## logarithm
module logarithm #(
	parameter n = 16,
	parameter m = 24,
	parameter k = 5 ,
	parameter p = 24
) (
	input        clk  ,  
	input        reset,  
	input        start,
	input  [0:n] x    ,
	output [1:p] y    ,
	output reg   done
);
Size: about 62 flip-flops.
Settings: LEC_CHECK=0, ABC_AREA=1, CAP_MARGIN=20, CORE_MARGIN=2, CORE_UTILIZATION=66, CTS_CLUSTER_DIAMETER=333, CTS_CLUSTER_SIZE=72, SLEW_MARGIN=20; clock period 8.37 ns.
run.sh (not shown) runs the stock make flow with config.mk's settings and CLKGATE_MAP_FILE=.
Then changed:
ABC_AREA = not set   (was 1)
CORE_UTILIZATION = 40   (was 66)
CTS_CLUSTER_DIAMETER = not set   (was 333)
CTS_CLUSTER_SIZE = not set   (was 72)
clock period = 8.17 ns   (was 8.37 ns; I/O delays follow)
What happened: Hold slack loses 4.5 ps; clock-buffer cell count grows by 3; utilization shrinks by 27 points; via count shrinks by about a fifth; sequential cell count stays the same.

---

The RTL this note starts from:
==> flow/design.v <==
module logarithm #(
	parameter n = 16,
	parameter m = 24,
	parameter k = 5 ,
	parameter p = 24
) (
	input        clk  ,  
	input        reset,  
	input        start,
	input  [0:n] x    ,
	output [1:p] y    ,
	output reg   done
);
	reg [2:0] current_state;
	reg [2:0] next_state   ;
	wire      z_gt2        ;
	wire      i_positive   ;
	reg [2:0] sel_z        ;
	reg       load_z       ;
	reg       sel_i        ;
	reg       load_i       ;
	reg       shift_y      ;
	reg  [  m+1:0] z           ;
	wire [  m+1:0] trunc_square;
	wire [  m+1:0] trunc_div   ;
	wire [  m+1:0] z_input     ;
	reg  [  k-1:0] i           ;
	wire [  k-1:0] i_input     ;
	wire [  k-1:0] i_minus_1   ;
	reg  [    1:p] yy          ;
	wire [    m:0] mult_in     ;
	wire [2*m+1:0] mult_out    ;
	assign z_input = (sel_z == 2'd00) ?  {1'b0, x, {(m-n){1'd0}}} :
	(sel_z == 2'd01) ? 	trunc_square :
	trunc_div;
	assign mult_in     = z[m:0];
	assign mult_out     = mult_in * mult_in;
	assign trunc_square = mult_out[2*m+1:m];
	assign trunc_div    = {1'd0, z[m+1:1]};
	always @(posedge clk or negedge reset) begin : proc_z
		if(~reset) begin
			z <= 0;
		end else begin
			if (load_z == 1'b1)
				z <= z_input;
		end
	end
	assign i_input = sel_i ? i_minus_1 : p;
	assign i_minus_1 = i - 1;
	wire [15:0] binary_p = p;
	always @(posedge clk or negedge reset) begin : proc_i
		if(~reset) begin
			i <= 0;
		end else begin
			if (load_i == 1'b1)
				i <= i_input;
		end
	end
	always @(posedge clk or negedge reset) begin : proc_yy
		if(~reset) begin
			yy <= 0;
		end else begin
			if (shift_y == 1'b1)
				yy <= {yy[2:p], z[m+1]};
		end
	end
	always @(posedge clk or negedge reset) begin : proc_current_state
		if(~reset) begin
			current_state <= 0;
		end else begin
			current_state <= next_state;
		end
	end
	assign i_positive = i ? 1 : 0;
	assign z_gt2 = z[m+1];
	assign y = yy;
	always @(*) begin
		next_state = current_state;
		case (current_state)
			3'd0 : begin
				if (~start)
					next_state = 3'd1;
			end
			3'd1 : begin
				if (start)
					next_state = 3'd2;
			end
			3'd2 : begin
				next_state = 3'd3;
			end
			3'd3 : begin
				next_state = 3'd4;
			end
			3'd4 : begin
				if (z_gt2)
					next_state = 3'd5;
				else
					next_state = 3'd6;
			end
			3'd5 : begin
				next_state = 3'd6;
			end
			3'd6 : begin
				if (i_positive)
					next_state = 3'd3;
				else
					next_state = 3'd0;
			end
			default : next_state = 3'd0;
		endcase
	end
	always @(*) begin
		case (current_state)
			3'd0, 3'd1: begin
				sel_z   = 2'b00;
				load_z  = 1'b0;
				sel_i   = 1'b0;
				load_i  = 1'b0;
				shift_y = 1'b0;
				done    = 1'b1;
			end
			3'd2 : begin
				sel_z   = 2'b00;
				load_z  = 1'b1;
				sel_i   = 1'b0;
				load_i  = 1'b1;
				shift_y = 1'b0;
				done    = 1'b0;
			end
			3'd3 : begin
				sel_z   = 2'b01;
				load_z  = 1'b1;
				sel_i   = 1'b1;
				load_i  = 1'b1;
				shift_y = 1'b0;
				done    = 1'b0;
			end
			3'd4 : begin
				sel_z   = 2'b00;
				load_z  = 1'b0;
				sel_i   = 1'b0;
				load_i  = 1'b0;
				shift_y = 1'b1;
				done    = 1'b0;
			end
			3'd5 : begin
				sel_z   = 2'b10;
				load_z  = 1'b1;
				sel_i   = 1'b0;
				load_i  = 1'b0;
				shift_y = 1'b0;
				done    = 1'b0;
			end
			3'd6 : begin
				sel_z   = 2'b00;
				load_z  = 1'b0;
				sel_i   = 1'b0;
				load_i  = 1'b0;
				shift_y = 1'b0;
				done    = 1'b0;
			end
			default : begin
				sel_z   = 2'b00;
				load_z  = 1'b0;
				sel_i   = 1'b0;
				load_i  = 1'b0;
				shift_y = 1'b0;
				done    = 1'b0;
			end
		endcase
	end
endmodule
clock: 7.3 ns
lec_check: 0
abc_area: 1
cap_margin: 20
core_margin: 2
core_utilization: 72
place_density: 0.41
setup_slack_margin: 0.39
slew_margin: 20
The starting point passed the timing, DRC and antenna checks.
Next try:
- CORE_UTILIZATION: 72 -> 45
- CTS_CLUSTER_DIAMETER: default -> 372
- PLACE_DENSITY: 0.41 -> default
- SETUP_SLACK_MARGIN: 0.39 -> 0.66
- clock period: 7.3 -> 5.72 ns (I/O delays scaled with it)
=> The changed run finished but fails on setup timing. Global-route usage is lower by 13 points. Design area rose by about 17%. Die size climbs by about 60%.
Next try:
- ABC_AREA: 1 -> default
- CORE_UTILIZATION: 45 -> 66
- CTS_CLUSTER_DIAMETER: 372 -> 44
- SETUP_SLACK_MARGIN: 0.66 -> default
- clock period: 5.72 -> 8.37 ns (I/O delays scaled with it)
After rerunning: Now the flow completed with no timing, DRC or antenna violations; setup slack gains 910 ps; first-iteration DRC count came out higher by 12%; design area came out lower by 21%; worst hold slack gains 12 ps; area after synthesis came out lower by 7.2%; via count came out lower by 20%; clock skew hardly moves.

---

// logarithm: RTL as listed in full above, without the edits since
clock: 8.37 ns
lec_check: 0
abc_area: 1
cap_margin: 20
core_margin: 2
core_utilization: 72
cts_cluster_diameter: 44
cts_cluster_size: 76
slew_margin: 20
The starting point produced a clean layout.
Next try:
Settings changed: CTS_CLUSTER_DIAMETER 44 to not set, CTS_CLUSTER_SIZE 76 to not set.
Clock period 8.37 ns to 7.3 ns, I/O delays scaled along.
The changed run finished clean.
First-iteration DRC count goes up by a few percent.
Worst setup slack degrades by 0.73 ns.
Utilization increases by 0.73 points.
Flip-flop count stays the same.
Wire length grows by a few percent.
Global-route usage grows by 0.84 points.
Final area climbs slightly.
Cell count goes up slightly.
Register-to-register slack gets worse by 0.73 ns.
Die size stays the same.
Maximum frequency is higher by a few percent.
Next try:
Settings changed: CORE_UTILIZATION 72 to 45, CTS_CLUSTER_DIAMETER set to 160, CTS_CLUSTER_SIZE set to 100.
Clock period 7.3 ns to 9.0 ns, I/O delays scaled along.
After rerunning:
- The changed run completed with no timing, DRC or antenna violations
- via count fell by 4.3%
- setup slack gains 1.5 ns
- worst hold slack gains 0.039 ns
Next try:
Settings changed: ABC_AREA 1 to 0, CELL_PAD_IN_SITES_GLOBAL_PLACEMENT set to 2, CORE_ASPECT_RATIO set to 0.5, CORE_UTILIZATION 45 to 70, CTS_CLUSTER_DIAMETER 160 to 342, CTS_CLUSTER_SIZE 100 to 99, PLACE_DENSITY_LB_ADDON set to 0.3, SETUP_SLACK_MARGIN set to 1.79, TNS_END_PERCENT set to 10.
What happened:
- Now the flow ended with an error in global placement without I/O (3_1_place_gp_skip_io) (FLW-0024)
- die size fell by about 40%
- synthesized area goes down by about 7%
- synthesized cell count fell by 22%
